==> build 18: inputs <==
==> flow/design.v <==
module pwm #(
    parameter step = 10000
)(
    input logic clk, 
    input logic rst,
    input integer duty_cycle,  
    output logic pwm_out
);
    integer pwm_on;
    localparam integer scalar = step/100;
    int pwm_count;
    logic switch;
    always_ff @(posedge clk) begin
        if (rst) begin
            pwm_on <= 0;
            pwm_count <= 0;
            switch <= 0;
        end
        else begin
        pwm_on <= duty_cycle*scalar;
        if (duty_cycle >= 99 || duty_cycle <= 1) begin
            if (duty_cycle >= 99) begin
                switch <= 0;
            end
            if (duty_cycle <= 1) begin
                switch <= 1;
            end
        end
        else begin
            if (pwm_count > pwm_on - 1) begin
                switch <= 1;
                if (pwm_count > step - 1) begin
                    pwm_count <= 0;
                    switch <= 0;
                end
                else begin
                    pwm_count <= pwm_count + 1;
                end
            end
            else begin
                pwm_count <= pwm_count + 1;
            end
        end
        end
    end
    assign pwm_out = (switch) ? 1'b1 : 1'b0;
endmodule
module ramp #(
    parameter step = 2000000,  
    parameter [0:6] steps = 7'b0011100,  
    parameter int n_steps = $bits(steps)
)(
    input logic clk,
    input logic rst,
    output int pwm_value
);
    integer stage;  
    integer count;  
    integer pwm_count;  
    localparam integer substep = step / 100;
    function automatic integer rate(input integer i);
        integer next;
        integer current;
        begin
            if (i < n_steps - 1) next = steps[i + 1] ? 100 : 0;
            else next = steps[0] ? 100 : 0;
            current = steps[i] ? 100 : 0;
            rate = (next - current) / 100;
        end
    endfunction
    integer stage_rate;
    always_comb begin
        stage_rate = 0;
        for (int i = 0; i < n_steps; i++)
            if (stage == i) stage_rate = rate(i);
    end
    always_ff @(posedge clk) begin
        if (rst) begin
            stage <= 0;
            count <= 0;
            pwm_count <= 0;
            if (steps[0]) pwm_value <= 100;
            else pwm_value <= 0;
        end
        else begin
        pwm_count <= pwm_count + 1;
        if (pwm_count == substep - 1) begin
            pwm_value <= pwm_value + stage_rate;
            pwm_count <= 0;
        end
        count <= count + 1;  
        if (count == step) begin
            count <= 0;  
            if (stage < n_steps - 1) begin
                stage <= stage + 1;
            end 
            else begin
                stage <= 0;
                if (steps[0]) pwm_value <= 100;
                else pwm_value <= 0;
            end
        end
        end
    end
endmodule
module top(
    input logic clk,
    input logic rst,
    output logic    RGB_G,
    output logic    RGB_R,
    output logic    RGB_B
);
    logic red_out;
    integer red;
    logic green_out;
    integer green;
    logic blue_out;
    integer blue;
    ramp #(
        .steps (7'b1100011)
    )
    u1 (
        .clk (clk),
        .rst (rst),
        .pwm_value (red)
    );
    ramp #(
        .steps (7'b0111000)
    )
    u2 (
            .clk (clk),
            .rst (rst),
            .pwm_value (green)
        );
    ramp #(
        .steps (7'b0001110)
    )
    u3 (
        .clk (clk),
        .rst (rst),
        .pwm_value (blue)
    );
    pwm u4 (
        .clk (clk),
        .rst (rst),
        .duty_cycle (red),
        .pwm_out (red_out)
    );
    assign RGB_R = red_out;
    pwm u5 (
        .clk (clk),
        .rst (rst),
        .duty_cycle (green),
        .pwm_out (green_out)
    );
    assign RGB_G = green_out;
    pwm u6 (
        .clk (clk),
        .rst (rst),
        .duty_cycle (blue),
        .pwm_out (blue_out)
    );
    assign RGB_B = blue_out;
endmodule
==> flow/run.sh <==
#!/bin/bash
# the make line also repeats each setting of config.mk as NAME=value (left out here)
make -C /OpenROAD-flow-scripts/flow DESIGN_CONFIG=/design/flow/config.mk WORK_HOME=/design/flow/orfs CLKGATE_MAP_FILE= finish
==> flow/config.mk <==
export PLATFORM = sky130hd
export DESIGN_NAME = top
export DESIGN_NICKNAME = top
export VERILOG_FILES = /design/flow/design.v
export SDC_FILE = /design/flow/constraint.sdc
export NUM_CORES = 4
export LEC_CHECK = 0
export CAP_MARGIN = 0
export CORE_MARGIN = 2
export CORE_UTILIZATION = 72
export CTS_CLUSTER_SIZE = 26
export PLACE_DENSITY_LB_ADDON = 0.02
export SETUP_SLACK_MARGIN = 1.46
export SLEW_MARGIN = 20
==> flow/constraint.sdc <==
create_clock -name core_clock -period 4.94 [get_ports {clk}]
set_input_delay 0.9880 -clock core_clock [delete_from_list [all_inputs] [get_ports {clk}]]
set_output_delay 0.9880 -clock core_clock [all_outputs]
set_load 0.01 [all_outputs]
==> build 42 (differences from build 18) <==
==> flow/config.mk (replaced) <==
export PLATFORM = sky130hd
export DESIGN_NAME = top
export DESIGN_NICKNAME = top
export VERILOG_FILES = /design/flow/design.v
export SDC_FILE = /design/flow/constraint.sdc
export NUM_CORES = 4
export LEC_CHECK = 0
export ABC_AREA = 1
export CAP_MARGIN = 20
export CORE_MARGIN = 2
export CORE_UTILIZATION = 28
export SLEW_MARGIN = 20
==> flow/constraint.sdc (replaced) <==
create_clock -name core_clock -period 10.0 [get_ports {clk}]
set_input_delay 2.0000 -clock core_clock [delete_from_list [all_inputs] [get_ports {clk}]]
set_output_delay 2.0000 -clock core_clock [all_outputs]
set_load 0.01 [all_outputs]
==> build 16 (differences from build 18) <==
--- a/flow/config.mk
+++ b/flow/config.mk
@@ -7,8 +7,11 @@
 export LEC_CHECK = 0
-export CAP_MARGIN = 0
+export ABC_AREA = 0
+export CAP_MARGIN = 20
+export CORE_ASPECT_RATIO = 0.71
 export CORE_MARGIN = 2
 export CORE_UTILIZATION = 72
-export CTS_CLUSTER_SIZE = 26
+export CTS_CLUSTER_SIZE = 97
 export PLACE_DENSITY_LB_ADDON = 0.02
-export SETUP_SLACK_MARGIN = 1.46
+export SETUP_SLACK_MARGIN = 1.23
 export SLEW_MARGIN = 20
+export TNS_END_PERCENT = 5
==> flow/constraint.sdc (replaced) <==
create_clock -name core_clock -period 4.21 [get_ports {clk}]
set_input_delay 0.8420 -clock core_clock [delete_from_list [all_inputs] [get_ports {clk}]]
set_output_delay 0.8420 -clock core_clock [all_outputs]
set_load 0.01 [all_outputs]
==> qor.csv <==
stage;metric;value;unit
sta;setup_viol;35;
status;check-failures;setup timing;
sta;setup_ws;-0.351;ns
final_layout;syn2layout_area_growth;17.6;%
status;status;complete, but fails checks;
[end of results for build 16]
==> qor.csv <==
stage;metric;value;unit
logic_synthesis;yosys_cells;7008;
final_layout;syn2layout_area_growth;10.9;%
power_and_ir_drop;comb_power;86.9;uW
critical_path;r2r-start;u2.stage[0]$_SDFFE_PP0N_;
critical_path;cp-startpoint;rst;
sta;setup_viol;0;
global_route;top_usage_layer;met2;
status;status;no timing/DRC/antenna violations;
logic_synthesis;top_cells_by_area;dfxtp_1 (25%), ha_1 (13%), nand2_1 (11%);
sta;setup_ws;5.54;ns
drt;viasPerCell;4.71;
[end of results for build 42]
==> qor.csv <==
stage;metric;value;unit
status;status;no timing/DRC/antenna violations;
power_and_ir_drop;p_leak;21.3;nW
sta;fmax;221;MHz
placement;gp_congestion;0.871;
logic_synthesis;synth-main-ff-cell;dfxtp_1;
sta;setup_ws;0.417;ns
final_layout;syn2layout_area_growth;21.0;%
final_layout;seq_area_share;24.2;%
cts;clk_root_buffer_cell;clkbuf_16;
global_route;grt_pass1_vias;33363;
[end of results for build 18]
